[design/flow/design.v]
package code_defs_pkg;
    typedef enum logic [1:0]
        { SYNC_DATA = 2'b10
        , SYNC_CTL = 2'b01
        } sync_t;
    typedef enum logic [7:0]
        { BT_IDLE = 8'h1e
        , BT_O4   = 8'h2d
        , BT_S4   = 8'h33
        , BT_O0S4 = 8'h66
        , BT_O0O4 = 8'h55
        , BT_S0   = 8'h78
        , BT_O0   = 8'h4b
        , BT_T0   = 8'h87
        , BT_T1   = 8'h99
        , BT_T2   = 8'haa
        , BT_T3   = 8'hb4
        , BT_T4   = 8'hcc
        , BT_T5   = 8'hd2
        , BT_T6   = 8'he1
        , BT_T7   = 8'hff
        } block_type_t;
    typedef enum logic [6:0]
        { CC_IDLE = 7'b00
        , CC_LPI = 7'h06
        , CC_ERROR = 7'h1e
        , CC_RES0 = 7'h2d
        , CC_RES1 = 7'h33
        , CC_RES2 = 7'h4b
        , CC_RES3 = 7'h55
        , CC_RES4 = 7'h66
        , CC_RES5 = 7'h78
        } control_code_t;
    typedef enum logic [3:0]
        { OC_SEQ = 4'h0
        , OC_SIG = 4'hf
        } o_code_t;
    typedef enum logic [7:0]
        { RS_IDLE = 8'h07
        , RS_LPI = 8'h06
        , RS_START = 8'hfb
        , RS_TERM = 8'hfd
        , RS_ERROR = 8'hfe
        , RS_OSEQ = 8'h9c
        , RS_RES0 = 8'h1c
        , RS_RES1 = 8'h3c
        , RS_RES2 = 8'h7c
        , RS_RES3 = 8'hbc
        , RS_RES4 = 8'hdc
        , RS_RES5 = 8'hf7
        , RS_OSIG = 8'h5c
        } rs_code_t;
    typedef enum logic [7:0]
        { MAC_PRE = 8'h55
        , MAC_SFD = 8'hd5
        } mac_code_t;
    function automatic logic [7:0] control_to_rs_code(logic [6:0] icode);
        case (icode)
            CC_IDLE:    control_to_rs_code = RS_IDLE;
            CC_LPI:     control_to_rs_code = RS_LPI;
            CC_ERROR:   control_to_rs_code = RS_ERROR;
            CC_RES0:    control_to_rs_code = RS_RES0;
            CC_RES1:    control_to_rs_code = RS_RES1;
            CC_RES2:    control_to_rs_code = RS_RES2;
            CC_RES3:    control_to_rs_code = RS_RES3;
            CC_RES4:    control_to_rs_code = RS_RES4;
            CC_RES5:    control_to_rs_code = RS_RES5;
            default: begin
                control_to_rs_code = RS_IDLE;
            end
        endcase
    endfunction
    function automatic logic [3:0] rs_to_cc_ocode (input logic [7:0] rs_code);
        rs_to_cc_ocode = rs_code == RS_OSEQ ? OC_SEQ : OC_SIG;
    endfunction
    function automatic logic [7:0] cc_to_rs_ocode (input logic [3:0] cc_ocode);
        cc_to_rs_ocode = cc_ocode == OC_SEQ ? RS_OSEQ : RS_OSIG;
    endfunction
endpackage
`timescale 1ns/1ps
`default_nettype none
module slicing_crc #(
    parameter int SLICE_LENGTH = 4,
    parameter bit [31:0] INITIAL_CRC = 32'hFFFFFFFF,
    parameter bit INVERT_OUTPUT = 1,
    parameter bit REGISTER_OUTPUT = 1
) (
    input wire i_clk,
    input wire i_reset,
    input wire [8*SLICE_LENGTH-1:0] i_data,
    input wire [SLICE_LENGTH-1:0] i_valid,
    output wire [31:0] o_crc
);
    logic [31:0] crc_reg;
    logic [31:0] crc_next;
    function automatic logic [31:0] crc_byte(input logic [31:0] crc, input logic [7:0] data);
        logic [31:0] c;
        c = crc ^ {24'd0, data};
        for (int b = 0; b < 8; b++) begin
            c = c[0] ? ((c >> 1) ^ 32'hEDB88320) : (c >> 1);
        end
        crc_byte = c;
    endfunction
    always_comb begin
        crc_next = crc_reg;
        for (int n = 0; n < SLICE_LENGTH; n++) begin
            if (i_valid[n]) begin
                crc_next = crc_byte(crc_next, i_data[8*n +: 8]);
            end
        end
    end
    always_ff @(posedge i_clk)
    if (i_reset) begin
        crc_reg <= INITIAL_CRC;
    end else begin
        crc_reg <= crc_next;
    end
    generate if (REGISTER_OUTPUT) begin: l_reg_out
        assign o_crc = INVERT_OUTPUT ? ~crc_reg : crc_reg;
    end else begin: l_comb_out
        assign o_crc = INVERT_OUTPUT ? ~crc_next : crc_next;
    end endgenerate
endmodule
`timescale 1ns/1ps
`default_nettype none
module scrambler #(
    parameter bit DESCRAMBLE = 0,
    localparam int DATA_WIDTH = 32
) (
    input wire i_clk,
    input wire i_reset,
    input wire i_init_done,
    input wire i_pause,
    input wire [DATA_WIDTH-1:0] i_data,
    output wire [DATA_WIDTH-1:0] o_data
);
    /*verilator lint_off UNUSED*/
    logic[127:0] scrambler_data;
    /*verilator lint_on UNUSED*/
    logic [127:0] next_scrambler_data;
    logic [95:0] next_scrambler_data_split;
    always_ff @(posedge i_clk) begin
        if (i_reset || !i_init_done) begin
            scrambler_data <= '1;
        end
        else if (!i_pause) begin
            scrambler_data <= next_scrambler_data;
        end
    end
    assign next_scrambler_data_split = {scrambler_data[DATA_WIDTH +: 128 - DATA_WIDTH]};
    assign next_scrambler_data = DESCRAMBLE ? {i_data, next_scrambler_data_split} :
                                                {o_data, next_scrambler_data_split};
    generate
        for (genvar gi = 0; gi < DATA_WIDTH; gi++) begin: l_assign_odata
            assign o_data[gi] = next_scrambler_data_split[(64-DATA_WIDTH) + 6+gi] ^ next_scrambler_data_split[(64-DATA_WIDTH) + 25+gi] ^ i_data[gi];
        end
    endgenerate
endmodule
`timescale 1ns/1ps
`default_nettype none
module rx_gearbox #(
    parameter bit REGISTER_OUTPUT = 1,
    localparam int DATA_WIDTH = 32,
    localparam int HEADER_WIDTH = 2,
    localparam int SEQUENCE_WIDTH = 6
) (
    input wire i_clk,
    input wire i_reset,
    input wire [DATA_WIDTH-1:0] i_data,
    input wire i_slip,
    output logic [DATA_WIDTH-1:0] o_data,
    output logic [HEADER_WIDTH-1:0] o_header,
    output logic o_data_valid,
    output logic o_header_valid
);
    localparam int BUF_SIZE = 2*DATA_WIDTH + HEADER_WIDTH + 1;  
    logic [SEQUENCE_WIDTH-1:0] gearbox_seq;
    logic half_slip;
    always_ff @(posedge i_clk)
    if (i_reset) begin
        gearbox_seq <= '0;
        half_slip <= '0;
    end else begin
        if (!i_slip) begin
            gearbox_seq <= gearbox_seq < 32 ? gearbox_seq + 1 : '0;
        end
        if (i_slip) begin
            half_slip <= ~half_slip;
        end
    end
    logic [BUF_SIZE-1:0] obuf, next_obuf;
    wire frame_word;
    logic [6:0] current_data_idx;
    function automatic logic [6:0] data_idxs(input logic [SEQUENCE_WIDTH-1:0] seq);
        case (seq)
            0: data_idxs = 0;
            1: data_idxs = 32;
            2: data_idxs = 64;
            3: data_idxs = 30;
            4: data_idxs = 62;
            5: data_idxs = 28;
            6: data_idxs = 60;
            7: data_idxs = 26;
            8: data_idxs = 58;
            9: data_idxs = 24;
            10: data_idxs = 56;
            11: data_idxs = 22;
            12: data_idxs = 54;
            13: data_idxs = 20;
            14: data_idxs = 52;
            15: data_idxs = 18;
            16: data_idxs = 50;
            17: data_idxs = 16;
            18: data_idxs = 48;
            19: data_idxs = 14;
            20: data_idxs = 46;
            21: data_idxs = 12;
            22: data_idxs = 44;
            23: data_idxs = 10;
            24: data_idxs = 42;
            25: data_idxs = 8;
            26: data_idxs = 40;
            27: data_idxs = 6;
            28: data_idxs = 38;
            29: data_idxs = 4;
            30: data_idxs = 36;
            31: data_idxs = 2;
            32: data_idxs = 34;
            default: data_idxs = 0;
        endcase
    endfunction
    assign frame_word = (half_slip) ? !gearbox_seq[0] && gearbox_seq != SEQUENCE_WIDTH'(32) : 
                                        !gearbox_seq[0];
    assign current_data_idx = data_idxs(gearbox_seq);
    generate for (genvar gi = 0; gi < BUF_SIZE; gi++) begin: l_assign_obuf
        always @(*) begin
            next_obuf[gi] = obuf[gi];
            if (gi == BUF_SIZE - 1) begin
                next_obuf[gi] = next_obuf[0];  
            end else begin
                if (frame_word) begin
                    if (gearbox_seq != 0 && gi >= current_data_idx) begin
                        next_obuf[gi] = i_data[gi - current_data_idx];
                    end else if (gi < DATA_WIDTH - gearbox_seq) begin
                        next_obuf[gi] = i_data[gi + gearbox_seq];
                    end
                end else begin
                    if (gi >= current_data_idx && gi < current_data_idx + 32) begin
                        next_obuf[gi] = i_data[gi - current_data_idx];
                    end
                end
            end
        end
    end endgenerate
    always_ff @(posedge i_clk)
    if (i_reset) begin
        obuf <= '0;
    end else begin
        obuf <= next_obuf;
    end
    wire [DATA_WIDTH-1:0] odata_int;
    wire [HEADER_WIDTH-1:0] oheader_int;
    wire odata_valid_int;
    wire oheader_valid_int;
    assign odata_valid_int = half_slip ? gearbox_seq != 31 : gearbox_seq != 0;
    assign oheader_int = half_slip ? next_obuf[2:1] : next_obuf[1:0];
    assign oheader_valid_int = !frame_word && odata_valid_int;
    assign odata_int = half_slip ? (!frame_word ? next_obuf[34:3] : next_obuf[66:35]) :
                               (!frame_word ? next_obuf[33:2] : next_obuf[65:34]);
    generate if (REGISTER_OUTPUT) begin: l_register_output
        always_ff @(posedge i_clk)
        if (i_reset) begin
            o_data_valid <= '0;
            o_header <= '0;
            o_header_valid <= '0;
            o_data <= '0;
        end else begin
            o_data_valid <= odata_valid_int;
            o_header <= (oheader_valid_int) ? oheader_int : o_header;
            o_header_valid <= oheader_valid_int;
            o_data <= (odata_valid_int) ? odata_int : o_data;
        end
    end else begin: l_comb_output
        assign o_data_valid = odata_valid_int;
        assign o_header = oheader_int;
        assign o_header_valid = oheader_valid_int;
        assign o_data = odata_int;
    end endgenerate
endmodule
`timescale 1ns/1ps
`default_nettype none
module lock_state(
    input wire i_clk,
    input wire i_reset,
    input wire [1:0] i_header,
    input wire i_valid,
    output wire o_slip
);
    typedef enum logic[3:0] { LOCK_INIT, RESET_CNT, TEST_SH,
        VALID_SH, INVALID_SH, GOOD_64, SLIP} lock_state_t;
    lock_state_t state, next_state;
    /*verilator lint_off UNUSED*/
    logic rx_block_lock, test_sh, slip_done;
    /*verilator lint_on UNUSED*/
    logic [15:0] sh_cnt, sh_invalid_cnt;
    wire sh_valid;
    assign sh_valid = (i_header[1] ^ i_header[0]);
    assign o_slip = (state == SLIP);
    always_ff @(posedge i_clk) begin
        if (i_reset) begin
            state <= LOCK_INIT;
        end else begin
            state <= next_state;
        end
    end
    always_comb begin
        case (state)
            LOCK_INIT: begin
                next_state = RESET_CNT;
            end
            RESET_CNT: begin
                next_state = TEST_SH;
            end
            TEST_SH: begin
                if (!i_valid) begin
                    next_state = TEST_SH;
                end if (sh_valid) begin
                    next_state = VALID_SH;
                end else begin
                    next_state = INVALID_SH;
                end
            end
            VALID_SH: begin
                if (!i_valid) begin
                    next_state = VALID_SH;
                end if (sh_cnt == 64 && sh_invalid_cnt == 0) begin
                    next_state = GOOD_64;
                end else if (sh_cnt == 64 && sh_invalid_cnt != 0) begin
                    next_state = RESET_CNT;
                end else if (sh_cnt < 64 && !sh_valid) begin
                    next_state = INVALID_SH;
                end else begin
                    next_state = VALID_SH;
                end
            end
            INVALID_SH: begin
                if (!i_valid) begin
                    next_state = INVALID_SH;
                end if (sh_cnt == 64 && sh_invalid_cnt < 16) begin
                    next_state = RESET_CNT;
                end else if (sh_invalid_cnt == 16) begin
                    next_state = SLIP;
                end else if (sh_cnt < 64 && !sh_valid) begin
                    next_state = INVALID_SH;
                end else begin
                    next_state = VALID_SH;
                end
            end
            GOOD_64: begin
                next_state = RESET_CNT;
            end
            SLIP: begin
                next_state = RESET_CNT;
            end
            default: begin
                next_state = LOCK_INIT;
            end
            endcase
    end
    always_ff @(posedge i_clk) begin
        if (i_reset) begin
            rx_block_lock <= 1'b0;
            test_sh <= 1'b0;
            sh_cnt <= 0;
            sh_invalid_cnt <= 0;
            slip_done <= 1'b0;
        end else begin
            case (state)
                LOCK_INIT: begin
                    rx_block_lock <= 1'b0;
                    test_sh <= 1'b0;
                end
                RESET_CNT: begin
                    sh_cnt <= 0;
                    sh_invalid_cnt <= 0;
                    slip_done <= 1'b0;
                end
                TEST_SH: begin
                    test_sh <= 1'b0;
                end
                VALID_SH: begin
                    sh_cnt <= (i_valid) ? sh_cnt + 1 : sh_cnt;
                end
                INVALID_SH: begin
                    sh_cnt <= (i_valid) ? sh_cnt + 1 : sh_cnt;
                    sh_invalid_cnt <= (i_valid) ? sh_invalid_cnt + 1 : sh_invalid_cnt;
                end
                GOOD_64: begin
                    rx_block_lock <= 1'b0;
                end
                SLIP: begin
                    rx_block_lock <= 1'b0;
                end
                default: begin
                    rx_block_lock <= 1'b0;
                    test_sh <= 1'b0;
                    sh_cnt <= 0;
                    sh_invalid_cnt <= 0;
                    slip_done <= 1'b0;
                end
            endcase
        end
    end
endmodule
`timescale 1ns/1ps
`default_nettype none
import code_defs_pkg::*;
module decoder #(
    localparam int DATA_WIDTH = 32,
    localparam int DATA_NBYTES = DATA_WIDTH / 8
) (
    input wire i_reset,
    input wire i_rxc,
    input wire [DATA_WIDTH-1:0] i_rxd,
    input wire [1:0] i_rx_header,
    input wire i_rx_data_valid,
    input wire i_rx_header_valid,
    output wire [DATA_WIDTH-1:0] o_rxd,
    output wire [DATA_NBYTES-1:0] o_rxctl
);
    typedef struct packed {
        logic [63:0] odata;
        logic [7:0] octl;
        logic frame_valid;
    } xgmii_data_ctl_t;
    logic [DATA_WIDTH-1:0] delayed_i_rxd;
    wire [63:0] internal_irxd;
    xgmii_data_ctl_t decoded_frame;
    wire output_decode_frame;
    /*verilator lint_off UNUSED*/
    logic [63:0] internal_orxd;
    logic [7:0] internal_orxctl;
    wire frame_valid;
    /*verilator lint_on UNUSED*/
    always_ff @(posedge i_rxc) begin
        if (i_reset) begin
            delayed_i_rxd <= '0;
            internal_orxd <= '0;
            internal_orxctl <= '0;
        end else begin
            if (i_rx_data_valid) begin
                delayed_i_rxd <= i_rxd;
                if (output_decode_frame) begin  
                    internal_orxd <= decoded_frame.odata;
                    internal_orxctl <= decoded_frame.octl;
                end
            end
        end
    end
    assign internal_irxd = {i_rxd, delayed_i_rxd};
    assign output_decode_frame = !i_rx_header_valid  && i_rx_data_valid;  
    assign frame_valid = decoded_frame.frame_valid;
    assign o_rxd = !output_decode_frame ? internal_orxd[32 +: 32] : decoded_frame.odata[0 +: 32];
    assign o_rxctl = !output_decode_frame ? internal_orxctl[4 +: 4] : decoded_frame.octl[0 +: 4];
    function automatic logic [7:0] local_control_to_rs_code(input logic [6:0] icode);
        case (icode)
            CC_IDLE:    local_control_to_rs_code = RS_IDLE;
            CC_LPI:     local_control_to_rs_code = RS_LPI;
            CC_ERROR:   local_control_to_rs_code = RS_ERROR;
            CC_RES0:    local_control_to_rs_code = RS_RES0;
            CC_RES1:    local_control_to_rs_code = RS_RES1;
            CC_RES2:    local_control_to_rs_code = RS_RES2;
            CC_RES3:    local_control_to_rs_code = RS_RES3;
            CC_RES4:    local_control_to_rs_code = RS_RES4;
            CC_RES5:    local_control_to_rs_code = RS_RES5;
            default: begin
                local_control_to_rs_code = RS_IDLE;
            end
        endcase
    endfunction
    function automatic logic [7:0] local_cc_to_rs_ocode(input logic [3:0] cc_ocode);
        local_cc_to_rs_ocode = cc_ocode == OC_SEQ ? RS_OSEQ : RS_OSIG;
    endfunction
    function automatic logic [63:0] control_code_to_rs_lane(input logic [63:0] idata, input bit [7:0] lanes);
        control_code_to_rs_lane = {8{RS_ERROR}};
        for (int i = 0; i < 8; i++) begin
            if (lanes[7-i] == 1) begin
                control_code_to_rs_lane[8*i +: 8] = local_control_to_rs_code(idata[8 + (7*i) +: 7]);
            end
        end
    endfunction
    function automatic logic [72:0] decode_frame(input logic [63:0] idata, input logic [1:0] iheader);
        logic [63:0] odata;
        logic [7:0] octl;
        logic frame_valid;
        odata = '0;
        octl = '0;
        frame_valid = 1;
        if (iheader == SYNC_DATA) begin
            odata = idata;
            octl = '0;
        end else begin
            case (idata[7:0])
                BT_IDLE: begin
                    odata = control_code_to_rs_lane(idata, 8'hFF);
                    octl = '1;
                end
                BT_O4: begin
                    odata = control_code_to_rs_lane(idata, 8'hF0);
                    odata[63:40] = idata[63:40];
                    odata[39:32] = local_cc_to_rs_ocode(idata[39:36]);
                    octl = 8'h1F;
                end
                BT_S4: begin
                    odata = control_code_to_rs_lane(idata, 8'hF0);
                    odata[63:40] = idata[63:40];
                    odata[39:32] = RS_START;
                    octl = 8'h1F;
                end
                BT_O0S4: begin
                    odata[63:40] = idata[63:40];
                    odata[39:32] = RS_START;
                    odata[31: 8] = idata[31: 8];
                    odata[ 7: 0] = local_cc_to_rs_ocode(idata[35:32]);
                    octl = 8'h11;
                end
                BT_O0O4: begin
                    odata[63:40] = idata[63:40];
                    odata[39:32] = local_cc_to_rs_ocode(idata[35:32]);
                    odata[31: 8] = idata[31: 8];
                    odata[ 7: 0] = local_cc_to_rs_ocode(idata[39:36]);
                    octl = 8'h11;
                end
                BT_S0: begin
                    odata[63: 8] = idata[63: 8];
                    odata[ 7: 0] = RS_START;
                    octl = 8'h01;
                end
                BT_O0: begin
                    odata = control_code_to_rs_lane(idata, 8'h0F);
                    odata[31: 8] = idata[31: 8];
                    odata[ 7: 0] = local_cc_to_rs_ocode(idata[35:32]);
                    octl = 8'hF1;
                end
                BT_T0: begin
                    odata = control_code_to_rs_lane(idata, 8'h7F);
                    odata[ 7: 0] = RS_TERM;
                    octl = 8'hFF;
                end
                BT_T1: begin
                    odata = control_code_to_rs_lane(idata, 8'h3F);
                    odata[ 7: 0] = idata[15: 8];
                    odata[15: 8] = RS_TERM;
                    octl = 8'hFE;
                end
                BT_T2: begin
                    odata = control_code_to_rs_lane(idata, 8'h1F);
                    odata[15: 0] = idata[23: 8];
                    odata[23:16] = RS_TERM;
                    octl = 8'hFC;
                end
                BT_T3: begin
                    odata = control_code_to_rs_lane(idata, 8'h0F);
                    odata[23: 0] = idata[31: 8];
                    odata[31:24] = RS_TERM;
                    octl = 8'hF8;
                end
                BT_T4: begin
                    odata = control_code_to_rs_lane(idata, 8'h07);
                    odata[31: 0] = idata[39: 8];
                    odata[39:32] = RS_TERM;
                    octl = 8'hF0;
                end
                BT_T5: begin
                    odata = control_code_to_rs_lane(idata, 8'h03);
                    odata[39: 0] = idata[47: 8];
                    odata[47:40] = RS_TERM;
                    octl = 8'hE0;
                end
                BT_T6: begin
                    odata = control_code_to_rs_lane(idata, 8'h01);
                    odata[47: 0] = idata[55: 8];
                    odata[55:48] = RS_TERM;
                    octl = 8'hC0;
                end
                BT_T7: begin
                    odata[55: 0] = idata[63: 8];
                    odata[63:56] = RS_TERM;
                    octl = 8'h80;
                end
                default: begin
                    octl = 8'hFF;
                    odata[63:0] = {8{RS_ERROR}};
                    frame_valid = 0;
                end
            endcase
        end
        decode_frame = {odata, octl, frame_valid};
    endfunction
    assign decoded_frame = decode_frame(internal_irxd, i_rx_header);
endmodule
`timescale 1ns/1ps
`default_nettype none
import code_defs_pkg::*;
module rx_mac #(
    localparam int DATA_WIDTH = 32,
    localparam int DATA_NBYTES = DATA_WIDTH / 8
) (
    input wire i_reset,
    input wire i_clk,
    input wire [DATA_WIDTH-1:0] i_xgmii_rxd,
    input wire [DATA_NBYTES-1:0] i_xgmii_rxc,
    input wire i_phy_rx_valid,
    input wire [DATA_NBYTES-1:0] i_term_loc,
    output logic [DATA_WIDTH-1:0] m00_axis_tdata,
    output logic [DATA_NBYTES-1:0] m00_axis_tkeep,
    output logic m00_axis_tvalid,
    output logic m00_axis_tlast,
    output logic m00_axis_tuser
);
    typedef enum logic[1:0] {IDLE, PREAMBLE, DATA, TERM} rx_state_t;
    rx_state_t rx_state, rx_next_state;
    wire sfd_found;
    logic [DATA_NBYTES-1:0] start_keep;
    logic sfd_found_del;
    wire start_valid;
    wire term_found;
    wire [DATA_NBYTES-1:0] term_keep;
    wire ctl_found;
    wire data_invalid;
    wire  rx_crc_reset;
    logic [DATA_WIDTH-1:0] rx_crc_input_del;
    logic [31:0] rx_calc_crc;
    logic [31:0] rx_captured_crc;
    logic [DATA_NBYTES-1:0] crc_input_valid;
    logic [DATA_NBYTES-1:0] rx_crc_input_valid_del;
    always_ff @(posedge i_clk)
    if (i_reset) begin
        rx_state <= IDLE;
    end else begin
        rx_state <= rx_next_state;
    end
    always @(*) begin
        m00_axis_tdata = i_xgmii_rxd;
        case (rx_state)
            IDLE: begin
                rx_next_state = (sfd_found) ? DATA : IDLE;
                m00_axis_tvalid = '0;
                m00_axis_tlast = '0;
                m00_axis_tkeep = '0;
                m00_axis_tuser = '0;
            end
            DATA: begin
                if (i_phy_rx_valid && (term_found || ctl_found || data_invalid)) begin
                    rx_next_state = IDLE;
                end else begin
                    rx_next_state = DATA;
                end
                m00_axis_tvalid = i_phy_rx_valid && !data_invalid && (!sfd_found_del || (sfd_found_del && start_valid));
                m00_axis_tlast = rx_next_state == IDLE;
                m00_axis_tkeep = sfd_found_del ? start_keep :
                                    term_found ? term_keep  :
                                                '1;
                m00_axis_tuser = term_found && (rx_calc_crc == rx_captured_crc);
            end
            default: begin
                rx_next_state = IDLE;
                m00_axis_tvalid = '0;
                m00_axis_tlast = '0;
                m00_axis_tkeep = '0;
                m00_axis_tuser = '0;
            end
        endcase
    end
    assign ctl_found = |i_xgmii_rxc;
    assign data_invalid = (i_xgmii_rxc[3] && i_xgmii_rxd[31:24] == RS_ERROR) ||
                            (i_xgmii_rxc[2] && i_xgmii_rxd[23:16] == RS_ERROR) ||
                            (i_xgmii_rxc[1] && i_xgmii_rxd[15: 8] == RS_ERROR) ||
                            (i_xgmii_rxc[0] && i_xgmii_rxd[ 7: 0] == RS_ERROR);
    assign sfd_found = i_phy_rx_valid && (i_xgmii_rxd == {{3{8'h55}}, RS_START}) && (i_xgmii_rxc == 4'b1);
    always_ff @(posedge i_clk)  
    if (i_reset) begin
        sfd_found_del <= '0;
    end else begin
        sfd_found_del <= (i_phy_rx_valid) ? sfd_found : sfd_found_del;
    end
    assign term_found = |i_term_loc;
    assign start_keep = 4'b0000;
    assign start_valid = 1'b0;  
    generate for (genvar gi = 0; gi < DATA_NBYTES; gi++) begin: l_term_keep
        assign term_keep[gi] = (1 << gi) < i_term_loc ? 1'b1 : 1'b0;
    end endgenerate
    always_ff @(posedge i_clk)
    if (i_reset) begin
        rx_crc_input_del <= '0;
        rx_crc_input_valid_del <= '0;
    end else begin
        rx_crc_input_del <= i_phy_rx_valid ? m00_axis_tdata : rx_crc_input_del;
        rx_crc_input_valid_del <= i_phy_rx_valid ? m00_axis_tkeep : rx_crc_input_valid_del;
    end
    always @(*) begin
        if (!i_phy_rx_valid) begin
            crc_input_valid = {DATA_NBYTES{1'b0}};
        end else if (!term_found) begin
            crc_input_valid = rx_crc_input_valid_del;
        end else begin
            case (i_term_loc)
                1: crc_input_valid = 4'b0000;
                2: crc_input_valid = 4'b0001;
                4: crc_input_valid = 4'b0011;
                8: crc_input_valid = 4'b0111;
                default: crc_input_valid = 4'b1111;
            endcase
        end
        case (i_term_loc)
            1: rx_captured_crc = rx_crc_input_del;
            2: rx_captured_crc = {i_xgmii_rxd[0+:8], rx_crc_input_del[8+:24]};
            4: rx_captured_crc = {i_xgmii_rxd[0+:16], rx_crc_input_del[16+:16]};
            8: rx_captured_crc = {i_xgmii_rxd[0+:24], rx_crc_input_del[24+:8]};
            default: rx_captured_crc = i_xgmii_rxd;
        endcase
    end
    assign rx_crc_reset = rx_state == IDLE;
    slicing_crc #(
        .SLICE_LENGTH(DATA_NBYTES),
        .INITIAL_CRC(32'hFFFFFFFF),
        .INVERT_OUTPUT(1),
        .REGISTER_OUTPUT(0)
    ) u_rx_crc (
        .i_clk(i_clk),
        .i_reset(rx_crc_reset),
        .i_data(rx_crc_input_del),
        .i_valid(crc_input_valid),
        .o_crc(rx_calc_crc)
    );
endmodule
`timescale 1ns/1ps
`default_nettype none
import code_defs_pkg::*;
module eth_rx (
    input wire i_clk,
    input wire i_reset,
    input wire [31:0] i_xver_rx_data,
    output logic [31:0] m00_axis_tdata,
    output logic [3:0] m00_axis_tkeep,
    output logic m00_axis_tvalid,
    output logic m00_axis_tlast,
    output logic m00_axis_tuser
);
    wire [31:0] rx_gearbox_data_out, rx_descrambled_data;
    wire [1:0] rx_header;
    wire rx_data_valid, rx_header_valid;
    wire rx_gearbox_slip;
    wire [31:0] rx_decoded_data;
    wire [3:0] rx_decoded_ctl;
    rx_gearbox #(.REGISTER_OUTPUT(1))
    u_rx_gearbox (
        .i_clk(i_clk),
        .i_reset(i_reset),
        .i_data(i_xver_rx_data),
        .i_slip(rx_gearbox_slip),
        .o_data(rx_gearbox_data_out),
        .o_header(rx_header),
        .o_data_valid(rx_data_valid),
        .o_header_valid(rx_header_valid)
    );
    lock_state u_lock_state(
        .i_clk(i_clk),
        .i_reset(i_reset),
        .i_header(rx_header),
        .i_valid(rx_header_valid),
        .o_slip(rx_gearbox_slip)
    );
    scrambler #(
        .DESCRAMBLE(1)
    ) u_descrambler(
        .i_clk(i_clk),
        .i_reset(i_reset),
        .i_init_done(!i_reset),
        .i_pause(!rx_data_valid),
        .i_data(rx_gearbox_data_out),
        .o_data(rx_descrambled_data)
    );
    decoder u_decoder(
        .i_reset(i_reset),
        .i_rxc(i_clk),
        .i_rxd(rx_descrambled_data),
        .i_rx_header(rx_header),
        .i_rx_data_valid(rx_data_valid),
        .i_rx_header_valid(rx_header_valid),
        .o_rxd(rx_decoded_data),
        .o_rxctl(rx_decoded_ctl)
    );
    wire [3:0] early_term_loc;
    generate for (genvar gi = 0; gi < 4; gi++) begin: l_early_term_loc
        assign early_term_loc[gi] = rx_data_valid && rx_decoded_data[gi*8 +: 8] == RS_TERM && rx_decoded_ctl[gi];
    end endgenerate
    logic [31:0] xgmii_rx_data;
    logic [3:0] xgmii_rx_ctl;
    logic phy_rx_valid;
    logic [3:0] term_loc;
    always_ff @(posedge i_clk)
    if (i_reset) begin
        xgmii_rx_data <= '0;
        xgmii_rx_ctl <= '0;
        phy_rx_valid <= '0;
        term_loc <= '0;
    end else begin
        xgmii_rx_data <= rx_decoded_data;
        xgmii_rx_ctl <= rx_decoded_ctl;
        phy_rx_valid <= rx_data_valid;
        term_loc <= early_term_loc;
    end
    wire [31:0] rx_tdata;
    wire [3:0] rx_tkeep;
    wire rx_tvalid;
    wire rx_tlast;
    wire rx_tuser;
    rx_mac u_rx (
        .i_reset(i_reset),
        .i_clk(i_clk),
        .i_xgmii_rxd(xgmii_rx_data),
        .i_xgmii_rxc(xgmii_rx_ctl),
        .i_phy_rx_valid(phy_rx_valid),
        .i_term_loc(term_loc),
        .m00_axis_tdata(rx_tdata),
        .m00_axis_tkeep(rx_tkeep),
        .m00_axis_tvalid(rx_tvalid),
        .m00_axis_tlast(rx_tlast),
        .m00_axis_tuser(rx_tuser)
    );
    always_ff @(posedge i_clk)
    if (i_reset) begin
        m00_axis_tdata <= '0;
        m00_axis_tkeep <= '0;
        m00_axis_tvalid <= '0;
        m00_axis_tlast <= '0;
        m00_axis_tuser <= '0;
    end else begin
        m00_axis_tdata <= rx_tdata;
        m00_axis_tkeep <= rx_tkeep;
        m00_axis_tvalid <= rx_tvalid;
        m00_axis_tlast <= rx_tlast;
        m00_axis_tuser <= rx_tuser;
    end
endmodule
[design/flow/run.sh]
#!/bin/bash
# the make line also repeats each setting of config.mk as NAME=value (left out here)
make -C /OpenROAD-flow-scripts/flow DESIGN_CONFIG=/design/flow/config.mk WORK_HOME=/design/flow/orfs CLKGATE_MAP_FILE= finish
[design/flow/config.mk]
export PLATFORM = sky130hd
export DESIGN_NAME = eth_rx
export DESIGN_NICKNAME = eth_rx
export VERILOG_FILES = /design/flow/design.v
export SDC_FILE = /design/flow/constraint.sdc
export NUM_CORES = 4
export LEC_CHECK = 0
export CAP_MARGIN = 20
export CORE_MARGIN = 2
export CORE_UTILIZATION = 66
export MAX_ROUTING_LAYER = met4
export SLEW_MARGIN = 20
[design/flow/constraint.sdc]
create_clock -name core_clock -period 5.39 [get_ports {i_clk}]
set_input_delay 1.0780 -clock core_clock [delete_from_list [all_inputs] [get_ports {i_clk}]]
set_output_delay 1.0780 -clock core_clock [all_outputs]
set_load 0.01 [all_outputs]
==> CHANGELOG.md, run 1 <==
## Implementation

* Post-synthesis sequential area ratio at 0.234
* Crit path to: m00_axis_tuser
* Peak VDD IR at approximately 0.34 mV
* Switch Pwr at ~4.9 mW
* Outcome: finished with violations
* CTS root buffer: clkbuf_16
* Syn Inst Count at 4754
* CP startpoint: u_rx.u_rx_crc.crc_reg[0]
* Maximum clock skew at final layout at between 0.015 and 0.02 ns
* DR DRC count at 0
* Area grow syn2layout at 15.8%
* Setup ws final at -0.307 ns
* Htree depth at 2
* Top logic family: simple AND/OR/NAND/NOR gates
* Pint at around 7.3 mW
* Setup TNS at -0.307 ns
* Max cap viols at 0
* Filler cell count at 3922
* Hpwl dp at around 110000 µm
* Via count at between 40k and 50k
* Period minus WS final at roughly 5.7 ns
* Pwr top: combinational logic
* # hold bufs at CTS at 0
* Clock Sinks at 431
* WP buf/inv at 4
* Min-Delay Path Class: reg2reg
* Top-level I/O count at 73
* Leak pwr at 16.4 nW
* Layout check failures: setup timing
* Drt total wl at approximately 160000 µm
* Combinational power share at 0.378
* Switch share at 0.401
* Tool warnings at between 50 and 60
* Post-Synth Adder-Cell Area at 0.0132
* Yosys chip area at roughly 37000 µm²
* Top cells, area: dfxtp_1, mux2i_1, xnor2_1
* Ys async rst share at 0
* P_comb at ~4.6 mW
* Xor/xnor share of the synthesized area at 0.147
* Largest net degree at the start of global routing at around 90
* FF-to-FF setup slack at -0.31 ns
* Setup crit end kind: register
* Yosys top cell area share at 0.234
* Worst Tran Pin Value at 1.20 ns
* Cycle use final at 1.06
* Core Box Area at 55100 µm²
* GPL Wtd Cong at roughly 1.1
* AND-OR/OR-AND Cells, Area Fraction at 0.215
* Synth Area per Inst at between 7 and 8 µm²
* Critical-path cell with the highest stage delay: or4_1
* NumNets Final at around 5k
* Startpoint Class: register
* Synth Register Bits at approximately 430
* Reg clk slew, reported paths at around 0.07 ns
* Hold path cells at 1
* Kind of critical path: reg2reg
* Number of global-route vias before repair at about 38k
* Dominant flop cell: dfxtp_1
* Post-Synth Simple-Gate Area at 0.226
* Reg area at around 8600 µm²
* Yosys Instances at 4754
* Final setup viols at 1
* Clock latency at the later pin of the worst-skew pair at ~0.63 ns
* Total power draw at between 10 and 15 mW
* Worst r2r path cells at 21
* Reg power frac at 0.314
* Fin. Hold Viols at 0
* Cell Type Count at roughly 100
* Initial antenna violation count at 7
* Rel. slew slack at 0.194
* Pwr Density at about 280 nW/µm²
* CP Max Fanout at 9
* DRT iter0 DRCs at between 7k and 8k
* Synth Cell Area at around 37000 µm²
* Final Max Slew Viols at 0
* Slowest stage delay, CP at between 0.4 and 0.5 ns
* Post-DR wirelength/cell at around 27 µm
* Maximum clock path buffer count at 3
* Pre-Repair DR Iteration Count at 14
* Max Fclk at between 150 and 200 MHz
* RSZ-0062 raised after global routing: true
* Clock Power Share at 0.307
* Crit path max-delay family: XOR/XNOR gates
* Global-route wire length before repair at approximately 230000 µm
* Worst hold endpoint: u_lock_state.state[2]
* Critical path depth at 21
* Hold_ws at around 0.44 ns
* Top cells by instance count after synthesis: nor2_1, nand2_1, dfxtp_1
* Yosys warns at roughly 43
* Yosys top cell by area: dfxtp_1
* Die width at ~240 µm
* Crit path required time at about 6 ns
* Most common cell in the netlist: nor2_1
* IO buf count at around 72
* Post-route antenna net violation count at 0
* All-layer global routing usage at 0.545
* Logic area at 27000 µm²
* Full die area at about 58000 µm²
* TritonCTS Buffers at between 40 and 50
* Drt via density at a little over 7
* Clock net power at approximately 3.7 mW
* Grt total ovfl at 0
* Critical Path AT at 6.23 ns
* Number of synthesized flops with an enable pin at 0
* Worst R2R End: m00_axis_tuser
* Syn nets at just under 5k
* Chip Height at approximately 240 µm
* Min-delay src: u_lock_state.state[4]
* Synth mux share at 0.120
* Critical path, cell by cell: xnor2_4, buf_12, xnor3_1, or4_1, o2111a_1, nand2_4, buf_4, xnor3_1, mux2i_1, nor2_1, a31oi_4, buf_4, xnor2_1, buf_4, xnor2_1, xnor2_1, xnor2_2, xor2_1, nor4_2, nand4_1, a2111oi_4
* Placement row count at roughly 86
* Power Sequential at 3.81 mW
* Reg-to-Reg Start: u_rx.u_rx_crc.crc_reg[0]
* CTS tree: done
* Initial Util at 0.668
==> metal layers <==
layer / track usage / vias up / share of wire
met1: 0.669 / 18900 / 0.35
met2: 0.763 / 3736 / 0.40
li1: - / 17600 / -
met4: 0.309 / 0 / 0.076
met3: 0.209 / 969 / 0.17
met5: - / - / 0
==> area by class of cell <==
type,instances,area share
clock inverter,24,0.00836
antenna,11,0.000646
inverter,80,0.00704
timing repair buffer,493,0.0936
tap,748,0.0220
multi-input combinational,3897,0.633
clock buffer,65,0.0328
sequential,431,0.203
==> through the flow <==
step                      instance area, µm²  cells   util  worst slack (ns)
after floorplan                        36800   4754      -            0.0322
after global placement                 40400   5636  0.734            -0.296
after detailed placement               40400   5636  0.734            -0.379
after CTS                              42400   5735  0.770            -0.117
after global routing                   42600   5747  0.774            -0.440
final                                  42600   5749  0.774            -0.307
==> timing repair <==
item                                   in CTS  in global routing
endpoints found under the hold margin       0                  0
setup endpoints to repair                   2                  5
resized                                    32                 19
buffers inserted                           10                  3
gates cloned                                0                  0
pin swaps                                  13                  5
==> run 2: changes to the inputs <==
Settings changed: CORE_UTILIZATION 66 to 72, CTS_CLUSTER_DIAMETER set to 241, CTS_CLUSTER_SIZE set to 97, MAX_ROUTING_LAYER met4 to unset, PLACE_DENSITY set to 0.37.
Clock period 5.39 ns to 4.96 ns, I/O delays scaled along.
==> run 2 against run 1 <==
  * The flow now stops in global routing (5_1_grt)
  * Synthesized cell count stayed put
  * Area after synthesis is the same
  * Die area shrank 8.2%
==> CHANGELOG.md, run 2 <==
### Implementation results

* Post-Synth Simple-Gate Area at 0.226 (unchanged)
* Core Box Area at 50300 µm² (was 55100 µm²)
* TritonCTS Buffers at 8 (was 48)
* Top cells, area: dfxtp_1, mux2i_1, xnor2_1 (unchanged)
* Post-Synth Adder-Cell Area at 0.0132 (unchanged)
* Hpwl dp at 112000 µm (was 114000 µm)
* # hold bufs at CTS at 0 (unchanged)
* Yosys Instances at 4754 (unchanged)
* Clock Sinks at 431 (unchanged)
* AND-OR/OR-AND Cells, Area Fraction at 0.215 (unchanged)
* Stop Error: [ERROR GRT-0232] Routing congestion too high. Check the congestion heatmap in the GUI.
* Grt total ovfl at 142
* GPL Wtd Cong at 1.14 (was 1.12)
* Top cells by instance count after synthesis: nor2_1, nand2_1, dfxtp_1 (unchanged)
* Yosys top cell area share at 0.234 (unchanged)
* Number of synthesized flops with an enable pin at 0 (unchanged)
* Cell Type Count at 103 (unchanged)
* Dominant flop cell: dfxtp_1 (unchanged)
* IO buf count at 72 (unchanged)
* Cell Area, Placed at 41100 µm² (was 40400 µm²)
* Fail Step: global routing (5_1_grt)
* Xor/xnor share of the synthesized area at 0.147 (unchanged)
* Chip Height at 230 µm (was 240 µm)
* Top logic family: simple AND/OR/NAND/NOR gates (unchanged)
* Synth Cell Area at 36800 µm² (unchanged)
* Placed insts at 5632 (was 5636)
* Synth mux share at 0.120 (unchanged)
* Yosys top cell by area: dfxtp_1 (unchanged)
* Synth Area per Inst at 7.74 µm² (unchanged)
* Syn Inst Count at 4754 (unchanged)
* Full die area at 53000 µm² (was 57700 µm²)
* Post-synthesis sequential area ratio at 0.234 (unchanged)
* Htree depth at 1 (was 2)
* Ys async rst share at 0 (unchanged)
* Top-level I/O count at 73 (unchanged)
* Maximum clock path buffer count at 3 (unchanged)
* Placement row count at 82 (was 86)
* Die width at 230 µm (was 240 µm)
* CTS root buffer: clkbuf_16 (unchanged)
* Most common cell in the netlist: nor2_1 (unchanged)
* All-layer global routing usage at 0.734
* Yosys warns at 43 (unchanged)
* Yosys chip area at 36800 µm² (unchanged)
* Synth Register Bits at 431 (unchanged)
* Outcome: stopped before the end (was finished with violations)
* Syn nets at 4826 (unchanged)
* Initial Util at 0.732 (was 0.668)
run 2: routing by layer:
metal,overflow,GRT usage
met1,0,0.768
met2,86,0.899
met3,1,0.575
met4,55,0.644
met5,0,0.318
run 2: repair_timing:
item | CTS
setup endpoints to repair | 20
pin swaps | 44
setup buffers | 30
gates resized | 98
run 2: through the flow:
| step | worst slack (ns) | setup TNS, ns |
|---|---|---|
| after floorplan | -0.176 | -0.176 |
| after global placement | -0.422 | -0.979 |
| after detailed placement | -0.660 | -3.63 |
| after CTS | -0.369 | -0.450 |
==> run 3: changes to the inputs <==
Settings changed: ABC_AREA set to 1, CTS_CLUSTER_DIAMETER 241 to 375, CTS_CLUSTER_SIZE 97 to 100, PLACE_DENSITY 0.37 to 0.41, SETUP_SLACK_MARGIN set to -0.32, TNS_END_PERCENT set to 15.
Clock period 4.96 ns to 3.61 ns, I/O delays scaled along.
==> run 3 against run 2 <==
  * The run again fails in global routing (5_1_grt)
  * Synthesized cell count is 30% higher
  * Area after synthesis is 2.3% lower
  * Die area is 2.2% lower
==> CHANGELOG.md, run 3 <==
### Implementation results

* Outcome: stopped before the end (unchanged)
* Fail Step: global routing (5_1_grt) (unchanged)
* Stop Error: [ERROR GRT-0232] Routing congestion too high. Check the congestion heatmap in the GUI. (unchanged)
* Htree depth at 1 (unchanged)
* All-layer global routing usage at 0.921
* Yosys warns at 43 (unchanged)
* AND-OR/OR-AND Cells, Area Fraction at 0.212 (was 0.215)
* Chip Height at 228 µm (was 230 µm)
* Syn nets at 6231 (was 4826)
* Cell Area, Placed at 41200 µm² (was 41100 µm²)
* Synth Register Bits at 431 (unchanged)
* Xor/xnor share of the synthesized area at 0.0387 (was 0.147)
* Synth Area per Inst at 5.84 µm² (was 7.74 µm²)
* Cell Type Count at 69 (was 103)
* Top-level I/O count at 73 (unchanged)
* Initial Util at 0.732 (about the same)
* Placed insts at 7245 (was 5632)
* GPL Wtd Cong at 1.29 (was 1.14)
* Post-Synth Simple-Gate Area at 0.388 (was 0.226)
* Most common cell in the netlist: nand2_1 (was nor2_1)
* Top logic family: simple AND/OR/NAND/NOR gates (unchanged)
* Clock Sinks at 431 (unchanged)
* Grt total ovfl at roughly 1.7k
* Placement row count at 81 (was 82)
* TritonCTS Buffers at 8 (unchanged)
* Synth mux share at 0.00974 (was 0.120)
* Yosys Instances at 6159 (was 4754)
* Core Box Area at 49200 µm² (was 50300 µm²)
* CTS root buffer: clkbuf_16 (unchanged)
* Yosys chip area at 36000 µm² (was 36800 µm²)
* Post-synthesis sequential area ratio at 0.240 (was 0.234)
* Syn Inst Count at 6159 (was 4754)
* Full die area at 51800 µm² (was 53000 µm²)
* Top cells by instance count after synthesis: nand2_1, inv_1, nand3_1 (was nor2_1, nand2_1, dfxtp_1)
* Synth Cell Area at 36000 µm² (was 36800 µm²)
* Die width at 228 µm (was 230 µm)
* Dominant flop cell: dfxtp_1 (unchanged)
* Yosys top cell area share at 0.240 (was 0.234)
* Number of synthesized flops with an enable pin at 0 (unchanged)
* # hold bufs at CTS at 0 (unchanged)
* Top cells, area: dfxtp_1, nand2_1, nand3_1 (was dfxtp_1, mux2i_1, xnor2_1)
* IO buf count at 72 (unchanged)
* Ys async rst share at 0 (unchanged)
* Hpwl dp at 121000 µm (was 112000 µm)
* Maximum clock path buffer count at 3 (unchanged)
* Post-Synth Adder-Cell Area at 0.0132 (about the same)
* Yosys top cell by area: dfxtp_1 (unchanged)
==> run 3: per-layer routing <==
metal	global-route usage	overflow
met5	0.743	25
met4	0.913	377
met3	0.832	173
met2	1.05	886
met1	0.892	219
==> run 3: metrics by stage <==
stage                     TNS [ns]  setup slack (ns)
after global placement       -7.01            -0.496
after detailed placement    -11.27            -0.642
after floorplan              -1.25            -0.125
after CTS                    -5.83            -0.397
==> run 3: timing repair <==
action                                  4_1_cts
endpoints found under the hold margin         0
pin swaps                                    47
resized                                     150
buffers inserted                             32
endpoints found under the setup margin       24
cloned                                        2
==> run 4: changes to the inputs <==
Settings changed: ABC_AREA 1 to unset, CAP_MARGIN 20 to 30, CELL_PAD_IN_SITES_DETAIL_PLACEMENT set to 1, CELL_PAD_IN_SITES_GLOBAL_PLACEMENT set to 1, CORE_ASPECT_RATIO set to 0.81, CORE_UTILIZATION 72 to 44, CTS_CLUSTER_DIAMETER 375 to 215, CTS_CLUSTER_SIZE 100 to unset, GPL_TIMING_DRIVEN set to 1, MAX_ROUTING_LAYER set to met4, PLACE_DENSITY 0.41 to unset, SETUP_SLACK_MARGIN -0.32 to unset, TNS_END_PERCENT 15 to unset.
Clock period 3.61 ns to 6.5 ns, I/O delays scaled along.
==> run 4 against run 3 <==
  * The run now finishes clean
  * Synthesized cell count down 23%
  * Die area up 66%
  * Area after synthesis rose by 2.3%
==> CHANGELOG.md, run 4 <==
## Implementation

* NumNets Final at approximately 4.8k
* Most common cell in the netlist: nor2_1 (was nand2_1)
* Critical path depth at 20
* IO buf count at 72 (unchanged)
* Yosys Instances at 4754 (was 6159)
* Yosys top cell area share at 0.234 (was 0.240)
* DRT iter0 DRCs at 5293
* Yosys warns at 43 (unchanged)
* Clock Sinks at 431 (unchanged)
* Largest net degree at the start of global routing at 88
* Final Max Slew Viols at 0
* Yosys top cell by area: dfxtp_1 (unchanged)
* Critical-path cell with the highest stage delay: dfxtp_1
* Top cells by instance count after synthesis: nor2_1, nand2_1, dfxtp_1 (was nand2_1, inv_1, nand3_1)
* Hold path cells at 1
* Post-synthesis sequential area ratio at 0.234 (was 0.240)
* DR DRC count at 0
* P_comb at 3.95 mW
* Min-delay src: u_lock_state.state[4]
* Pint at between 5 and 6 mW
* Number of global-route vias before repair at 36.6k
* Die width at 325 µm (was 228 µm)
* Met1 Usage GRT at 0.574
* Leak pwr at between 15 and 20 nW
* Clock latency at the later pin of the worst-skew pair at around 0.64 ns
* Maximum clock skew at final layout at ~0.034 ns
* Min-Delay Path Class: reg2reg
* Routing usage on met3 at 0.101
* Startpoint Class: register
* Via count at between 30k and 40k
* Dominant flop cell: dfxtp_1 (unchanged)
* Rel. slew slack at 0.230
* Post-Synth Simple-Gate Area at 0.226 (was 0.388)
* Worst Tran Pin Value at 1.15 ns
* Hold_ws at roughly 0.45 ns
* Critical path, cell by cell: nor3_2, a21oi_4, buf_12, mux2i_4, xnor2_4, xnor3_1, xor3_1, mux2_2, nand2_2, nor4_1, a2111oi_1, buf_4, nand2_1, buf_4, xnor3_1, nand2_1, a21oi_1, nor4_1, nand4_1, a2111oi_2
* Cycle use final at 0.972
* Cell Type Count at 103 (was 69)
* Crit path required time at just over 7 ns
* Global routing's busiest layer: met1
* Grt total ovfl at 0
* Worst r2r path cells at 20
* Placement row count at 95 (was 81)
* Number of synthesized flops with an enable pin at 0 (unchanged)
* # hold bufs at CTS at 0 (unchanged)
* Grt met2 use at 0.543
* CP startpoint: term_loc[2]
* Pwr top: combinational logic
* Kind of critical path: reg2reg
* Post-route antenna net violation count at 0
* Clock net power at about 3.1 mW
* Area grow syn2layout at 11.2%
* Clock Power Share at 0.305
* Drt total wl at around 170000 µm
* Setup TNS at 0 ns
* Top logic family: simple AND/OR/NAND/NOR gates (unchanged)
* Crit path max-delay family: XOR/XNOR gates
* Full die area at 86000 µm² (was 51800 µm²)
* Post-DR wirelength/cell at between 20 and 30 µm
* Max cap viols at 0
* CTS root buffer: clkbuf_16 (unchanged)
* Post-Synth Adder-Cell Area at 0.0132 (about the same)
* Peak VDD IR at ~0.23 mV
* All-layer global routing usage at 0.398
* Pre-Repair DR Iteration Count at 6
* Slowest stage delay, CP at between 0.5 and 0.6 ns
* Initial antenna violation count at 7
* Tool warnings at ~53
* Worst R2R End: m00_axis_tuser
* Reg-to-Reg Start: term_loc[2]
* CTS tree: done
* Drt via density at between 6 and 7
* Maximum clock path buffer count at 3 (unchanged)
* WP buf/inv at 3
* Synth Area per Inst at 7.74 µm² (was 5.84 µm²)
* Switch share at 0.415
* Total power draw at 10.2 mW
* Setup crit end kind: register
* Syn nets at 4826 (was 6231)
* Worst hold endpoint: u_lock_state.state[2]
* Critical Path AT at 6.86 ns
* CP Max Fanout at 30
* Top-level I/O count at 73 (unchanged)
* Hpwl dp at 129000 µm (was 121000 µm)
* TritonCTS Buffers at 51 (was 8)
* Initial Util at 0.444 (was 0.732)
* Global-route wire length before repair at ~250000 µm
* Outcome: finished clean (was stopped before the end)
* Htree depth at 2 (was 1)
* RSZ-0062 raised after global routing: false
* Synth Register Bits at 431 (unchanged)
* Power Sequential at about 3.2 mW
* Xor/xnor share of the synthesized area at 0.147 (was 0.0387)
* Final setup viols at 0
* Reg power frac at 0.309
* FF-to-FF setup slack at between 0.15 and 0.2 ns
* Synth Cell Area at 36800 µm² (was 36000 µm²)
* Switch Pwr at 4.25 mW
* Crit path to: m00_axis_tuser
* GPL Wtd Cong at 1.06 (was 1.29)
* Syn Inst Count at 4754 (was 6159)
* Combinational power share at 0.387
* Chip Height at 264 µm (was 228 µm)
* AND-OR/OR-AND Cells, Area Fraction at 0.215 (was 0.212)
* Reg clk slew, reported paths at approximately 0.080 ns
* Ys async rst share at 0 (unchanged)
* Synth mux share at 0.120 (was 0.00974)
* Max Fclk at 158 MHz
* Fin. Hold Viols at 0
* Period minus WS final at 6.32 ns
* Top cells, area: dfxtp_1, mux2i_1, xnor2_1 (was dfxtp_1, nand2_1, nand3_1)
* Pwr Density at 250 nW/µm²
* Core Box Area at 83000 µm² (was 49200 µm²)
* Yosys chip area at 36800 µm² (was 36000 µm²)
[run 4: cell type report]
cell class / instances / area (µm²)
fill: 10200 / 42000
multi-input combinational: 3897 / 26700
sequential: 431 / 8640
timing repair buffer: 243 / 2080
clock buffer: 68 / 1460
tap: 1115 / 1400
clock inverter: 25 / 325
inverter: 80 / 302
antenna: 6 / 15.0
[run 4: repair_timing]
item                       CTS  global route
setup endpoints to repair    0             1
resized                      0             7
setup buffers                0             2
[run 4: routing by layer]
layer	share of wire	wire [µm]
met5	0	0
met4	0.029	4990
met3	0.12	19900
met2	0.41	69700
met1	0.45	77200
[run 4: through the flow]
| step | setup slack (ns) | utilization | cells | cell area (µm²) |
|---|---|---|---|---|
| detailed placement | 0.218 | 0.471 | 5761 | 39000 |
| finish | 0.184 | 0.493 | 5865 | 40900 |
| floorplan | 1.08 | - | 4754 | 36800 |
| global route | 0.0124 | 0.493 | 5863 | 40900 |
| CTS | 0.192 | 0.492 | 5854 | 40800 |
| global placement | 0.380 | 0.470 | 5754 | 39000 |
==> run 5: changes to the inputs <==
Settings changed: CAP_MARGIN 30 to 20, CELL_PAD_IN_SITES_DETAIL_PLACEMENT 1 to unset, CELL_PAD_IN_SITES_GLOBAL_PLACEMENT 1 to unset, CORE_ASPECT_RATIO 0.81 to unset, CORE_UTILIZATION 44 to 40, CTS_CLUSTER_DIAMETER 215 to unset, GPL_TIMING_DRIVEN 1 to unset, MAX_ROUTING_LAYER met4 to unset, SETUP_SLACK_MARGIN set to 1.19.
Clock period 6.5 ns to 6.29 ns, I/O delays scaled along.
==> run 5 against run 4 <==
  * Sequential share of layout area shrank 0.59 points
  * Sequential power up 3%
  * Critical path type unchanged
  * Hold slack lost 0.017 ns
  * Routed wire length is 12% lower
==> CHANGELOG.md, run 5 <==
## Implementation

* Placement Setup Slack at 0.266 ns (was 0.218 ns)
* Maximum clock path buffer count at 3 (unchanged)
* Hold_ws at 0.434 ns (was 0.451 ns)
* CP startpoint: u_rx.rx_crc_input_del[5] (was term_loc[2])
* Max cap viols at 0 (unchanged)
* Worst r2r path cells at 19 (was 20)
* Top cells by instance count after synthesis: nor2_1, nand2_1, dfxtp_1 (unchanged)
* Clock net power at 3.13 mW (was 3.12 mW)
* Initial Util at 0.403 (was 0.444)
* Min-delay src: u_lock_state.state[4] (unchanged)
* Drt via density at 6.30 (was 6.61)
* Clock Power Share at 0.306 (was 0.305)
* Pint at 6.10 mW (was 5.98 mW)
* Top-level I/O count at 73 (unchanged)
* Die width at 307 µm (was 325 µm)
* Hold path cells at 1 (unchanged)
* Filler cell count at 9042 (was 10.2k)
* Cell mode on critical path: xnor3_1
* Xor/xnor share of the synthesized area at 0.147 (unchanged)
* Grt total ovfl at 0 (unchanged)
* Synth mux share at 0.120 (unchanged)
* Synth Register Bits at 431 (unchanged)
* Synth Cell Area at 36800 µm² (unchanged)
* Setup ws final at 0.795 ns (was 0.184 ns)
* Leak pwr at 15.6 nW (was 15.2 nW)
* Rel. slew slack at 0.188 (was 0.230)
* Post-Synth Simple-Gate Area at 0.226 (unchanged)
* Synth Area per Inst at 7.74 µm² (unchanged)
* Setup TNS at 0 ns (unchanged)
* P_comb at 3.83 mW (was 3.95 mW)
* Crit path required time at 6.82 ns (was 7.04 ns)
* Kind of critical path: reg2reg (unchanged)
* Critical path depth at 19 (was 20)
* Critical Path AT at 6.02 ns (was 6.86 ns)
* Core Box Area at 91400 µm² (was 83000 µm²)
* Clock Sinks at 431 (unchanged)
* Yosys top cell area share at 0.234 (unchanged)
* Final setup viols at 0 (unchanged)
* Area grow syn2layout at 14.9% (was 11.2%)
* RSZ-0062 raised after global routing: true (was false)
* Hpwl dp at 111000 µm (was 129000 µm)
* Crit path max-delay family: XOR/XNOR gates (unchanged)
* Yosys chip area at 36800 µm² (unchanged)
* AND-OR/OR-AND Cells, Area Fraction at 0.215 (unchanged)
* Tool warnings at 54 (was 53)
* Largest net degree at the start of global routing at 87 (was 88)
* Initial antenna violation count at 1 (was 7)
* Ys async rst share at 0 (unchanged)
* Crit path to: m00_axis_tuser (unchanged)
* FF-to-FF setup slack at 0.80 ns (was 0.18 ns)
* Critical path, cell by cell: xnor3_1, xnor3_1, mux2i_4, xnor2_4, xnor3_1, xor3_2, mux2i_4, nor3_1, o41ai_2, and3_1, buf_4, xnor2_2, buf_4, mux2i_1, xnor2_1, a41oi_2, o2111ai_1, a2111o_1, a2111oi_4 (was nor3_2, a21oi_4, buf_12, mux2i_4, xnor2_4, xnor3_1, xor3_1, mux2_2, nand2_2, nor4_1, a2111oi_1, buf_4, nand2_1, buf_4, xnor3_1, nand2_1, a21oi_1, nor4_1, nand4_1, a2111oi_2)
* Pwr top: combinational logic (unchanged)
* Post-route antenna net violation count at 0 (unchanged)
* Switch Pwr at 4.11 mW (was 4.25 mW)
* Full die area at 94500 µm² (was 86000 µm²)
* CTS root buffer: clkbuf_16 (unchanged)
* Dominant flop cell: dfxtp_1 (unchanged)
* Fin. Hold Viols at 0 (unchanged)
* Number of global-route vias before repair at 34.6k (was 36.6k)
* Total power draw at 10.2 mW (about the same)
* Worst R2R End: m00_axis_tuser (unchanged)
* Yosys Instances at 4754 (unchanged)
* Startpoint Class: register (unchanged)
* TritonCTS Buffers at 52 (was 51)
* Power Sequential at 3.25 mW (was 3.16 mW)
* Cycle use final at 0.874 (was 0.972)
* Syn nets at 4826 (unchanged)
* DR DRC count at 0 (unchanged)
* Pre-Repair DR Iteration Count at 10 (was 6)
* Maximum clock skew at final layout at 0.0230 ns (was 0.0339 ns)
* Pwr Density at 241 nW/µm² (was 250 nW/µm²)
* CP Max Fanout at 7 (was 30)
* Reg-to-Reg Start: u_rx.rx_crc_input_del[5] (was term_loc[2])
* GPL Wtd Cong at 1.06 (about the same)
* Switch share at 0.403 (was 0.415)
* Number of synthesized flops with an enable pin at 0 (unchanged)
* Drt total wl at 151000 µm (was 172000 µm)
* Worst Tran Pin Value at 1.22 ns (was 1.15 ns)
* Most common cell in the netlist: nor2_1 (unchanged)
* Combinational power share at 0.375 (was 0.387)
* Critical-path cell with the highest stage delay: xnor3_1 (was dfxtp_1)
* Final Max Slew Viols at 0 (unchanged)
* # hold bufs at CTS at 0 (unchanged)
* Final core occ at 0.463 (was 0.493)
* Via count at 37.6k (was 38.8k)
* Post-synthesis sequential area ratio at 0.234 (unchanged)
* DRT iter0 DRCs at 5022 (was 5293)
* Chip Height at 307 µm (was 264 µm)
* Syn Inst Count at 4754 (unchanged)
* Yosys top cell by area: dfxtp_1 (unchanged)
* Top cells, area: dfxtp_1, mux2i_1, xnor2_1 (unchanged)
* Worst hold endpoint: u_lock_state.state[2] (unchanged)
* Clock latency at the later pin of the worst-skew pair at 0.63 ns (was 0.64 ns)
* Outcome: finished clean (unchanged)
* NumNets Final at 4821 (was 4776)
* Min-Delay Path Class: reg2reg (unchanged)
* Post-DR wirelength/cell at 25.2 µm (was 29.3 µm)
* Global-route wire length before repair at 224000 µm (was 253000 µm)
* All-layer global routing usage at 0.308 (was 0.398)
* IO buf count at 72 (unchanged)
* Max Fclk at 182 MHz (was 158 MHz)
* Htree depth at 2 (unchanged)
* Reg power frac at 0.318 (was 0.309)
* Placement row count at 111 (was 95)
* WP buf/inv at 2 (was 3)
* Cell Type Count at 103 (unchanged)
* Post-Synth Adder-Cell Area at 0.0132 (unchanged)
* Yosys warns at 43 (unchanged)
* Peak VDD IR at 0.200 mV (was 0.229 mV)
* Top logic family: simple AND/OR/NAND/NOR gates (unchanged)
* Period minus WS final at 5.49 ns (was 6.32 ns)
* Slowest stage delay, CP at 0.41 ns (was 0.59 ns)
* CTS tree: done (unchanged)
* Reg clk slew, reported paths at 0.06 ns (was 0.08 ns)
* Setup crit end kind: register (unchanged)
[run 5: what timing repair did]
action	CTS	global route
cloned	0	1
buffers inserted	43	39
pin swaps	43	46
endpoints found under the hold margin	0	0
gates resized	104	60
setup endpoints to repair	21	15
[run 5: final cells by class]
| type | instances | area [µm²] | area share |
|---|---|---|---|
| Antenna cell | 1 | 2.50 | 0.0000592 |
| Inverter | 80 | 302 | 0.00713 |
| Multi-Input combinational cell | 3897 | 27600 | 0.653 |
| Timing Repair Buffer | 287 | 2450 | 0.0579 |
| Tap cell | 1186 | 1480 | 0.0351 |
| Clock inverter | 33 | 350 | 0.00828 |
| Sequential cell | 431 | 8680 | 0.205 |
| Clock buffer | 64 | 1410 | 0.0333 |
[run 5: per-stage QoR]
stage               area (µm²)  cells
floorplan                37000   4754
global placement         39000   5798
detailed placement       39000   5798
CTS                      41600   5938
global route             42300   5978
finish                   42300   5979
[run 5: layer usage]
layer  track usage  routed length [µm]
met4         0.151                8240
met2         0.474               65500
met3        0.0589               15400
met1         0.412               61400
met5             0                   0
==> run 6: changes to the inputs <==
Settings changed: CORE_ASPECT_RATIO set to 0.5, CORE_UTILIZATION 40 to 72, CTS_CLUSTER_DIAMETER set to 361, CTS_CLUSTER_SIZE set to 99, PLACE_DENSITY set to 0.43, SETUP_SLACK_MARGIN 1.19 to 0.37, TNS_END_PERCENT set to 10.
Clock period 6.29 ns to 3.41 ns, I/O delays scaled along.
==> run 6 against run 5 <==
  * Synthesized cell count is the same
  * The flow now stops in global routing (5_1_grt)
  * Die area shrank 44%
  * Area after synthesis is the same
==> CHANGELOG.md, run 6 <==
### Implementation results

* Outcome: stopped before the end (was finished clean)
* Fail Step: global routing (5_1_grt)
* Stop Error: [ERROR GRT-0116] Global routing finished with congestion. Check the congestion regions in the DRC Viewer.
* Synth Area per Inst at 7.74 µm² (unchanged)
* Post-Synth Simple-Gate Area at 0.226 (unchanged)
* All-layer global routing usage at 0.781
* Hpwl dp at 118000 µm (was 111000 µm)
* Placement row count at 58 (was 111)
* Yosys top cell area share at 0.234 (unchanged)
* Top cells by instance count after synthesis: nor2_1, nand2_1, dfxtp_1 (unchanged)
* Top-level I/O count at 73 (unchanged)
* Yosys top cell by area: dfxtp_1 (unchanged)
* Initial Util at 0.731 (was 0.403)
* Yosys chip area at 36800 µm² (unchanged)
* Core Box Area at 50400 µm² (was 91400 µm²)
* Synth mux share at 0.120 (unchanged)
* Maximum clock path buffer count at 3 (unchanged)
* Yosys warns at 43 (unchanged)
* Yosys Instances at 4754 (unchanged)
* GPL Wtd Cong at 1.22 (was 1.06)
* Grt total ovfl at 189
* Synth Cell Area at 36800 µm² (unchanged)
* Htree depth at 1 (was 2)
* Syn Inst Count at 4754 (unchanged)
* Die width at 324 µm (was 307 µm)
* IO buf count at 72 (unchanged)
* TritonCTS Buffers at 8 (was 52)
* Post-synthesis sequential area ratio at 0.234 (unchanged)
* Ys async rst share at 0 (unchanged)
* Synth Register Bits at 431 (unchanged)
* Chip Height at 164 µm (was 307 µm)
* AND-OR/OR-AND Cells, Area Fraction at 0.215 (unchanged)
* CTS root buffer: clkbuf_16 (unchanged)
* Cell Area, Placed at 44100 µm² (was 39000 µm²)
* Cell Type Count at 103 (unchanged)
* Dominant flop cell: dfxtp_1 (unchanged)
* Number of synthesized flops with an enable pin at 0 (unchanged)
* Top cells, area: dfxtp_1, mux2i_1, xnor2_1 (unchanged)
* Syn nets at 4826 (unchanged)
* Top logic family: simple AND/OR/NAND/NOR gates (unchanged)
* Most common cell in the netlist: nor2_1 (unchanged)
* Post-Synth Adder-Cell Area at 0.0132 (unchanged)
* # hold bufs at CTS at 0 (unchanged)
* Full die area at 53100 µm² (was 94500 µm²)
* Clock Sinks at 431 (unchanged)
* Xor/xnor share of the synthesized area at 0.147 (unchanged)
-- run 6: per-stage QoR --
stage | std cells | setup WS (ns)
after floorplan | 4754 | -1.72
after global placement | 6040 | -1.81
after detailed placement | 6040 | -2.22
after CTS | 6100 | -2.00
-- run 6: repair_timing --
item                       4_1_cts
setup endpoints to repair      134
setup buffers                   48
resized                        138
pin swaps                       53
-- run 6: per-layer routing --
layer,track usage,GRT overflow
met1,0.781,6
met2,0.933,91
met3,0.661,9
met4,0.734,83
met5,0.431,0
==> run 7: changes to the inputs <==
Settings changed: ABC_AREA set to 1, CAP_MARGIN 20 to 10, CORE_ASPECT_RATIO 0.5 to unset, CTS_CLUSTER_DIAMETER 361 to 138, CTS_CLUSTER_SIZE 99 to 90, HOLD_SLACK_MARGIN set to 0.07, PLACE_DENSITY 0.43 to 0.63, SETUP_SLACK_MARGIN 0.37 to -0.08, TNS_END_PERCENT 10 to unset.
Clock period 3.41 ns to 3.56 ns, I/O delays scaled along.
==> run 7 against run 6 <==
  * The flow again stops in global routing (5_1_grt)
  * Die area fell by 2.4%
  * Area after synthesis fell by 2.3%
  * Synthesized cell count rose by 30%
==> CHANGELOG.md, run 7 <==
### Implementation results

* GPL Wtd Cong at 1.35 (was 1.22)
* Synth mux share at 0.00974 (was 0.120)
* Synth Cell Area at 36000 µm² (was 36800 µm²)
* Yosys chip area at 36000 µm² (was 36800 µm²)
* Htree depth at 1 (unchanged)
* Chip Height at 228 µm (was 164 µm)
* Placement Setup Slack at -0.717 ns (was -2.22 ns)
* Most common cell in the netlist: nand2_1 (was nor2_1)
* Clock Sinks at 431 (unchanged)
* Fail Step: global routing (5_1_grt) (unchanged)
* TritonCTS Buffers at 12 (was 8)
* Top cells, area: dfxtp_1, nand2_1, nand3_1 (was dfxtp_1, mux2i_1, xnor2_1)
* Hpwl dp at 122000 µm (was 118000 µm)
* Dominant flop cell: dfxtp_1 (unchanged)
* Syn Inst Count at 6159 (was 4754)
* Die width at 228 µm (was 324 µm)
* Top cells by instance count after synthesis: nand2_1, inv_1, nand3_1 (was nor2_1, nand2_1, dfxtp_1)
* # hold bufs at CTS at 0 (unchanged)
* Stop Error: [ERROR GRT-0116] Global routing finished with congestion. Check the congestion regions in the DRC Viewer. (unchanged)
* Outcome: stopped before the end (unchanged)
* Xor/xnor share of the synthesized area at 0.0387 (was 0.147)
* Post-Synth Adder-Cell Area at 0.0132 (about the same)
* Placed insts at 7264 (was 6040)
* Full die area at 51800 µm² (was 53100 µm²)
* Yosys Instances at 6159 (was 4754)
* Initial Util at 0.732 (was 0.731)
* Cell Type Count at 69 (was 103)
* All-layer global routing usage at 0.747
* Synth Area per Inst at 5.84 µm² (was 7.74 µm²)
* Synth Register Bits at 431 (unchanged)
* Cell Area, Placed at 41400 µm² (was 44100 µm²)
* AND-OR/OR-AND Cells, Area Fraction at 0.212 (was 0.215)
* Top logic family: simple AND/OR/NAND/NOR gates (unchanged)
* CTS root buffer: clkbuf_16 (unchanged)
* Top-level I/O count at 73 (unchanged)
* IO buf count at 72 (unchanged)
* Post-synthesis sequential area ratio at 0.240 (was 0.234)
* Grt total ovfl at around 140
* Post-Synth Simple-Gate Area at 0.388 (was 0.226)
* Syn nets at 6231 (was 4826)
* Yosys warns at 43 (unchanged)
* Yosys top cell area share at 0.240 (was 0.234)
* Placement row count at 81 (was 58)
* Number of synthesized flops with an enable pin at 0 (unchanged)
* Maximum clock path buffer count at 3 (unchanged)
* Ys async rst share at 0 (unchanged)
* Core Box Area at 49200 µm² (was 50400 µm²)
* Yosys top cell by area: dfxtp_1 (unchanged)
==> run 7: repair_timing <==
item | 4_1_cts
setup endpoints to repair | 33
cloned | 4
resized | 327
buffers inserted | 61
pin swaps | 55
==> run 7: routing by layer <==
| metal | global-route usage | overflow |
|---|---|---|
| met5 | 0.398 | 1 |
| met4 | 0.639 | 48 |
| met3 | 0.622 | 6 |
| met2 | 0.892 | 78 |
| met1 | 0.776 | 7 |
Power is estimated from default activity; no workload was simulated.
